==> inputs of trial 3 <==
==> flow/design.v (excerpt) <==
module cpu_8b(
    input wire clk,
    input wire rst,
    output wire halt,
    output wire mem_we,
    output wire [7:0] mem_addr,
    output wire [7:0] mem_wdata,
    input wire [7:0] mem_rdata
);
make LEC_CHECK=0 ABC_AREA=1 CAP_MARGIN=20 CORE_MARGIN=2 CORE_UTILIZATION=72 CTS_CLUSTER_DIAMETER=103 CTS_CLUSTER_SIZE=78 HOLD_SLACK_MARGIN=-0.1 PLACE_DENSITY_LB_ADDON=0.2 SLEW_MARGIN=20 finish   # period 3.37 ns
run.sh (not shown) runs the stock make flow with config.mk's settings and CLKGATE_MAP_FILE=.
==> build 55 (differences from trial 3) <==
- ABC_AREA: 1 -> default
- CORE_UTILIZATION: 72 -> 62
- CTS_CLUSTER_DIAMETER: 103 -> default
- CTS_CLUSTER_SIZE: 78 -> 26
- HOLD_SLACK_MARGIN: -0.1 -> default
- PLACE_DENSITY_LB_ADDON: 0.2 -> default
==> flow/constraint.sdc (replaced) <==
create_clock -name core_clock -period 5.0 [get_ports {clk}]
set_input_delay 1.0000 -clock core_clock [delete_from_list [all_inputs] [get_ports {clk}]]
set_output_delay 1.0000 -clock core_clock [all_outputs]
set_load 0.01 [all_outputs]
==> build 69 (differences from trial 3) <==
- ABC_AREA: 1 -> default
- CORE_UTILIZATION: 72 -> 68
- CTS_CLUSTER_DIAMETER: 103 -> default
- CTS_CLUSTER_SIZE: 78 -> default
- HOLD_SLACK_MARGIN: -0.1 -> default
- PLACE_DENSITY_LB_ADDON: 0.2 -> default
==> flow/constraint.sdc (replaced) <==
create_clock -name core_clock -period 4.8 [get_ports {clk}]
set_input_delay 0.9600 -clock core_clock [delete_from_list [all_inputs] [get_ports {clk}]]
set_output_delay 0.9600 -clock core_clock [all_outputs]
set_load 0.01 [all_outputs]
==> results <==
In clock skew, build 69 and build 55 hardly differ.
In build 69 the synthesized cell count is smaller than in trial 3, by about 20%.
Of build 69 and build 55, build 69 has the higher design area (gap 1.3%, measured against build 55).
Build 69 completed without violations. Trial 3 ended with an error in global routing (GRT-0232). Build 55 completed with no timing, DRC or antenna violations.
Die size: build 55 is larger than build 69 (about 9%).
Wire length: build 55 is smaller than build 69 (about 3.3%).
Clock-buffer cell count is the same in build 55 and build 69.
In build 69 the combinational power is larger than in build 55, by 6.8%.
Area after synthesis: trial 3 is larger than build 55 (about 0.3%).
Of build 55 and build 69, build 69 has the higher clock power (gap about 6%, measured against build 69).

* * *

==> inputs of run a <==
==> flow/design.v <==
module control_unit(
    input wire [7:0] instr,          
    input wire [2:0] state,          
    input wire zf,                   
    input wire reset,                
    output reg [2:0] next_state,     
    output reg pc_we,                
    output reg pc_sel,               
    output reg pc_jmp_sel,           
    output reg [3:0] pc_offset,      
    output reg addr_sel,             
    output reg [3:0] addr_offset,    
    output reg mem_sel,              
    output reg mem_we,               
    output reg [2:0] alu_opcode,     
    output reg alu_sel_a,            
    output reg alu_sel_b,            
    output reg alu_we,               
    output reg zf_we,                
    output reg ir_we,                
    output reg a_sel,                
    output reg a_we,                 
    output reg b_sel,                
    output reg b_we,                 
    output reg halt                  
);
    localparam ADD    = 3'b000;
    localparam AND    = 3'b001;
    localparam NOT    = 3'b010;
    localparam LOAD   = 3'b011;
    localparam STORE  = 3'b100;
    localparam JUMP   = 3'b101;
    localparam JUMPz  = 3'b110;
    localparam HALT   = 3'b111;
    localparam FETCH      = 3'b000; 
    localparam DECODE     = 3'b001;
    localparam EXECUTE    = 3'b010;
    localparam MEMORY     = 3'b011;
    localparam WRITEBACK  = 3'b100;
    localparam HALT_STATE = 3'b101;
    localparam IDLE       = 3'b110;
    always @(*) begin
        pc_we = 0;               
        pc_sel = 0;              
        pc_jmp_sel = 0;          
        pc_offset = 4'b0000;     
        addr_sel = 0;            
        addr_offset = 4'b0000;   
        mem_sel = 0;             
        mem_we = 0;              
        alu_opcode = 3'b000;     
        alu_sel_a = 0;           
        alu_sel_b = 0;           
        alu_we = 0;              
        zf_we = 0;               
        ir_we = 0;               
        a_sel = 0;               
        a_we = 0;                
        b_sel = 0;               
        b_we = 0;                
        halt = 0;                
        next_state = FETCH;      
        if (reset) begin
            next_state = FETCH;      
        end
        else begin
            case (state)
                FETCH: begin                     
                    next_state = DECODE;         
                    pc_we = 1;                   
                    ir_we = 1;                   
                end
                DECODE: begin    
                    case (instr[7:5])       
                        ADD, AND, NOT, JUMP, JUMPz: begin
                            next_state = EXECUTE;       
                        end
                        LOAD, STORE: begin
                            next_state = MEMORY;
                        end
                        HALT: begin
                            next_state = HALT_STATE;
                        end
                    endcase
                end
                EXECUTE: begin                           
                    case (instr[7:5])
                        ADD, AND: begin
                            alu_opcode = instr[7:5];     
                            alu_sel_a = instr[3];        
                            alu_sel_b = instr[2];        
                            alu_we = 1;                  
                            zf_we = 1;                   
                            next_state = WRITEBACK;
                        end
                        NOT: begin
                            alu_opcode = instr[7:5];     
                            alu_sel_a = instr[3];        
                            alu_we = 1;                  
                            zf_we = 1;                   
                            next_state = WRITEBACK;
                        end
                        JUMP: begin
                            pc_jmp_sel = instr[4];       
                            pc_offset = instr[3:0];      
                            pc_sel = 1;                  
                            pc_we = 1;                   
                            next_state = IDLE;
                        end
                        JUMPz: begin
                            if (zf == 1) begin
                                pc_jmp_sel = instr[4];   
                                pc_offset = instr[3:0];  
                                pc_sel = 1;              
                                pc_we = 1;               
                            end
                            next_state = IDLE;
                        end
                    endcase
                end
                MEMORY: begin                                    
                    case (instr[7:5])
                        LOAD: begin
                            addr_offset = instr[3:0];    
                            addr_sel = 1;                
                            next_state = WRITEBACK;
                        end
                        STORE: begin
                            addr_offset = instr[3:0];    
                            addr_sel = 1;                
                            mem_sel = instr[4];          
                            mem_we = 1;                  
                            next_state = IDLE;
                        end
                    endcase
                end
                WRITEBACK: begin                         
                    case (instr[7:5])
                        ADD, AND, NOT: begin
                            if (instr[4] == 0) begin
                                a_sel = 1;               
                                a_we = 1;                
                            end else begin
                                b_sel = 1;               
                                b_we = 1;                
                            end
                            next_state = FETCH;
                        end
                        LOAD: begin
                            if (instr[4] == 0) begin
                                a_we = 1;            
                            end else begin
                                b_we = 1;            
                            end
                            next_state = FETCH;
                        end
                    endcase
                end 
                HALT_STATE: begin
                    halt = 1;
                    next_state = HALT_STATE;
                end
                IDLE: begin
                    next_state = FETCH;
                end
            endcase
        end
    end
endmodule
module alu(
    input wire [2:0] opcode,         
    input wire [7:0] a,              
    input wire [7:0] b,              
    output reg [7:0] y,              
    output reg zf                    
);
    localparam ADD = 3'b000;         
    localparam AND = 3'b001;         
    localparam NOT = 3'b010;         
always @(*) begin
    zf = 0;
    case (opcode)
        ADD: begin             
            y = a + b;
        end
        AND: begin              
            y = a & b;
        end
        NOT: begin              
            y = ~a;
        end
        default: begin               
            y = 8'b00000000;
        end
    endcase
    if (y == 8'b00000000) begin
        zf = 1;
    end
end
endmodule
module register #(
    parameter WIDTH = 8
)(
    input wire clk,                  
    input wire rst,                  
    input wire we,                   
    input wire [WIDTH-1:0] d,        
    output reg [WIDTH-1:0] q         
);
    always @(posedge clk) begin      
        if (rst) begin
            q <= {WIDTH{1'b0}};      
        end else if (we) begin
            q <= d;                  
        end
    end
endmodule
module mux_2to1 (
    input wire [7:0] in0,    
    input wire [7:0] in1,    
    input wire sel,          
    output wire [7:0] out    
);
    assign out = sel ? in1 : in0;
endmodule
module adder(
    input wire [7:0] a,
    input wire [7:0] b,
    output wire [7:0] sum
);
    assign sum = a + b;
endmodule
module zext(
    input wire [3:0] in,
    output wire [7:0] out
);
assign out = {4'b0000, in};
endmodule
module cpu_8b(
    input wire clk,
    input wire rst,
    output wire halt,
    output wire mem_we,
    output wire [7:0] mem_addr,
    output wire [7:0] mem_wdata,
    input wire [7:0] mem_rdata
);
    wire [7:0] mem_d_i;
    wire [7:0] mem_d_o;
    assign mem_wdata = mem_d_i;
    assign mem_d_o = mem_rdata;
    wire [2:0] alu_opcode;
    wire [7:0] alu_a;
    wire [7:0] alu_b;
    wire a_we;
    wire [7:0] a_reg_i;
    wire [7:0] a_reg_o;
    wire b_we;
    wire [7:0] b_reg_i;
    wire [7:0] b_reg_o;
    wire alu_we;
    wire [7:0] alu_res_next;
    wire [7:0] alu_res;
    wire zf_we;
    wire zf_next;
    wire zf;
    wire ir_we;
    wire [7:0] instr;
    wire [2:0] next_state;
    wire [2:0] state;
    wire pc_we;
    wire [7:0] pc_next;
    wire [7:0] pc;
    wire alu_sel_a;
    wire alu_sel_b;
    wire a_sel;
    wire b_sel;
    wire mem_sel;
    wire [7:0] offset_addr;
    wire addr_sel;
    wire [7:0] addr_offset_zext;
    wire [3:0] addr_offset;
    wire [3:0] pc_offset;
    wire [7:0] pc_offset_zext;
    wire [7:0] inc_pc;
    wire [7:0] new_pc;
    wire pc_sel;
    wire [7:0] jmp_reg_val;
    wire pc_jmp_sel;
    control_unit cpu_control(
        .instr(instr),
        .state(state),
        .zf(zf),
        .reset(rst),
        .next_state(next_state),
        .pc_we(pc_we),
        .pc_sel(pc_sel),
        .pc_jmp_sel(pc_jmp_sel),
        .pc_offset(pc_offset),
        .addr_sel(addr_sel),
        .addr_offset(addr_offset),
        .mem_sel(mem_sel),
        .mem_we(mem_we),
        .alu_opcode(alu_opcode),
        .alu_sel_a(alu_sel_a),
        .alu_sel_b(alu_sel_b),
        .alu_we(alu_we),
        .zf_we(zf_we),
        .ir_we(ir_we),
        .a_sel(a_sel),
        .a_we(a_we),
        .b_sel(b_sel),
        .b_we(b_we),
        .halt(halt)
    );
    alu alu_unit(
        .opcode(alu_opcode),
        .a(alu_a),
        .b(alu_b),
        .y(alu_res_next),
        .zf(zf_next)
    );
    register #(.WIDTH(8)) a_register(
        .clk(clk),
        .rst(rst),
        .we(a_we),
        .d(a_reg_i),
        .q(a_reg_o)
    );
    register #(.WIDTH(8)) b_register(
        .clk(clk),
        .rst(rst),
        .we(b_we),
        .d(b_reg_i),
        .q(b_reg_o)
    );
    register #(.WIDTH(8)) alu_register(
        .clk(clk),
        .rst(rst),
        .we(alu_we),
        .d(alu_res_next),
        .q(alu_res)
    );
    register #(.WIDTH(1)) zf_register(
        .clk(clk),
        .rst(rst),
        .we(zf_we),
        .d(zf_next),
        .q(zf)
    );
    register #(.WIDTH(8)) instruction_register(
        .clk(clk),
        .rst(rst),
        .we(ir_we),
        .d(mem_d_o),
        .q(instr)
    );
    register #(.WIDTH(3)) state_register(
        .clk(clk),
        .rst(rst),
        .we(1'b1),
        .d(next_state),
        .q(state)
    );
    register #(.WIDTH(8)) program_counter(
        .clk(clk),
        .rst(rst),
        .we(pc_we),
        .d(pc_next),
        .q(pc)
    );
    mux_2to1 alu_a_mux(
        .in0(a_reg_o),
        .in1(b_reg_o),
        .sel(alu_sel_a),
        .out(alu_a)
    );
    mux_2to1 alu_b_mux(
        .in0(a_reg_o),
        .in1(b_reg_o),
        .sel(alu_sel_b),
        .out(alu_b)
    );
    mux_2to1 a_register_mux(
        .in0(mem_d_o),
        .in1(alu_res),
        .sel(a_sel),
        .out(a_reg_i)
    );
    mux_2to1 b_register_mux(
        .in0(mem_d_o),
        .in1(alu_res),
        .sel(b_sel),
        .out(b_reg_i)
    );
    mux_2to1 mem_data_mux(
        .in0(a_reg_o),
        .in1(b_reg_o),
        .sel(mem_sel),
        .out(mem_d_i)
    );
    mux_2to1 mem_addr_mux(
        .in0(pc),
        .in1(offset_addr),
        .sel(addr_sel),
        .out(mem_addr)
    );
    adder addr_adder(
        .a(addr_offset_zext),
        .b(pc),
        .sum(offset_addr)
    );
    zext addr_zext(
        .in(addr_offset),
        .out(addr_offset_zext)
    );
    zext pc_zext(
        .in(pc_offset),
        .out(pc_offset_zext)
    );
    mux_2to1 pc_mux(
        .in0(inc_pc),
        .in1(new_pc),
        .sel(pc_sel),
        .out(pc_next)
    );
    adder inc_pc_adder(
        .a(pc),
        .b(8'b00000001),
        .sum(inc_pc)
    );
    adder new_pc_adder(
        .a(pc_offset_zext),
        .b(jmp_reg_val),
        .sum(new_pc)
    );
    mux_2to1 jump_mux(
        .in0(a_reg_o),
        .in1(b_reg_o),
        .sel(pc_jmp_sel),
        .out(jmp_reg_val)
    );
endmodule
==> flow/run.sh <==
#!/bin/bash
# the make line also repeats each setting of config.mk as NAME=value (left out here)
make -C /OpenROAD-flow-scripts/flow DESIGN_CONFIG=/design/flow/config.mk WORK_HOME=/design/flow/orfs CLKGATE_MAP_FILE= finish
==> flow/config.mk <==
export PLATFORM = sky130hd
export DESIGN_NAME = cpu_8b
export DESIGN_NICKNAME = cpu_8b
export VERILOG_FILES = /design/flow/design.v
export SDC_FILE = /design/flow/constraint.sdc
export NUM_CORES = 4
export LEC_CHECK = 0
export ABC_AREA = 1
export CAP_MARGIN = 25
export CELL_PAD_IN_SITES_GLOBAL_PLACEMENT = 3
export CORE_ASPECT_RATIO = 1.07
export CORE_MARGIN = 4
export CORE_UTILIZATION = 41
export CTS_CLUSTER_DIAMETER = 108
export GPL_ROUTABILITY_DRIVEN = 0
export GPL_TIMING_DRIVEN = 1
export HOLD_SLACK_MARGIN = 0.25
export MAX_ROUTING_LAYER = met5
export PLACE_DENSITY_LB_ADDON = 0.2
export SLEW_MARGIN = 35
==> flow/constraint.sdc <==
create_clock -name core_clock -period 4.38 [get_ports {clk}]
set_input_delay 0.8760 -clock core_clock [delete_from_list [all_inputs] [get_ports {clk}]]
set_output_delay 0.8760 -clock core_clock [all_outputs]
set_load 0.01 [all_outputs]
==> inputs of run b, as changes to run a <==
- ABC_AREA: 1 -> 0
- CORE_ASPECT_RATIO: 1.07 -> 0.79
- GPL_ROUTABILITY_DRIVEN: 0 -> 1
- GPL_TIMING_DRIVEN: 1 -> 0
- SETUP_SLACK_MARGIN: unset -> 0.22
- TNS_END_PERCENT: unset -> 50
==> inputs of run c, as changes to run a <==
- CAP_MARGIN: 25 -> 20
- CELL_PAD_IN_SITES_GLOBAL_PLACEMENT: 3 -> unset
- CORE_ASPECT_RATIO: 1.07 -> unset
- CORE_MARGIN: 4 -> 2
- CORE_UTILIZATION: 41 -> 72
- CTS_CLUSTER_DIAMETER: 108 -> 103
- CTS_CLUSTER_SIZE: unset -> 78
- GPL_ROUTABILITY_DRIVEN: 0 -> unset
- GPL_TIMING_DRIVEN: 1 -> unset
- HOLD_SLACK_MARGIN: 0.25 -> 0.3
- MAX_ROUTING_LAYER: met5 -> unset
- SLEW_MARGIN: 35 -> 20
==> flow/constraint.sdc (replaced) <==
create_clock -name core_clock -period 3.37 [get_ports {clk}]
set_input_delay 0.6740 -clock core_clock [delete_from_list [all_inputs] [get_ports {clk}]]
set_output_delay 0.6740 -clock core_clock [all_outputs]
set_load 0.01 [all_outputs]
==> impl_results.rst <==
Flow metrics
------------

.. list-table::
   :header-rows: 1

   * - Metric
     - Value
   * - Die Outline Area
     - about 11000 µm²
   * - # Cells Yosys
     - 573
   * - Die X-Extent
     - between 90 and 100 µm
   * - Failed at
     - global placement without I/O
   * - Compound-gate portion of the synthesized area
     - 0.1632
   * - XOR/XNOR Area Share
     - 0.02629
   * - Std cell rows
     - 35
   * - Run status
     - did not finish
   * - Commonest cells in the netlist
     - sky130_fd_sc_hd__nand2_1, sky130_fd_sc_hd__inv_1, sky130_fd_sc_hd__nor2_1
   * - Simple-Gate Area Share
     - 0.3503
   * - Err
     - [ERROR FLW-0024] Place density exceeds 1.0 (current PLACE_DENSITY_LB_ADDON =  0.2). Please check if the value of  PLACE_DENSITY_LB_ADDON is between 0 and 0.99.
Source of the figures above: run a

==> impl_results.rst <==
Flow metrics
------------

.. list-table::
   :header-rows: 1

   * - Metric
     - Value
   * - Commonest cells in the netlist
     - sky130_fd_sc_hd__nand2_1, sky130_fd_sc_hd__inv_1, sky130_fd_sc_hd__nor2_1
   * - Die X-Extent
     - about 75 µm
   * - Failed at
     - global routing
   * - Compound-gate portion of the synthesized area
     - 0.1632
   * - Std cell rows
     - 25
   * - Run status
     - did not finish
   * - Clock net sink count
     - 47
   * - Setup WS pre-CTS
     - -0.5986 ns
   * - Err
     - [ERROR GRT-0232] Routing congestion too high. Check the congestion heatmap in the GUI.
   * - Most Crowded Layer GR
     - met2
Source of the figures above: run c

==> impl_results.rst <==
Flow metrics
------------

.. list-table::
   :header-rows: 1

   * - Metric
     - Value
   * - Failed at
     - global placement
   * - Die X-Extent
     - ~110 µm
   * - Commonest cells in the netlist
     - sky130_fd_sc_hd__nor2_1, sky130_fd_sc_hd__nand2_1, sky130_fd_sc_hd__dfxtp_1
   * - XOR/XNOR Area Share
     - 0.04555
   * - Run status
     - did not finish
   * - Die Outline Area
     - between 10000 and 15000 µm²
   * - Std cell rows
     - 30
   * - Main flop type
     - sky130_fd_sc_hd__dfxtp_1
   * - Compound-gate portion of the synthesized area
     - 0.1877
   * - # Cells Yosys
     - 462
   * - Err
     - [ERROR FLW-0024] Place density exceeds 1.0 (current PLACE_DENSITY_LB_ADDON =  0.2). Please check if the value of  PLACE_DENSITY_LB_ADDON is between 0 and 0.99.
Source of the figures above: run b

Power figures rest on the tool's default switching activity, not on a simulated workload.
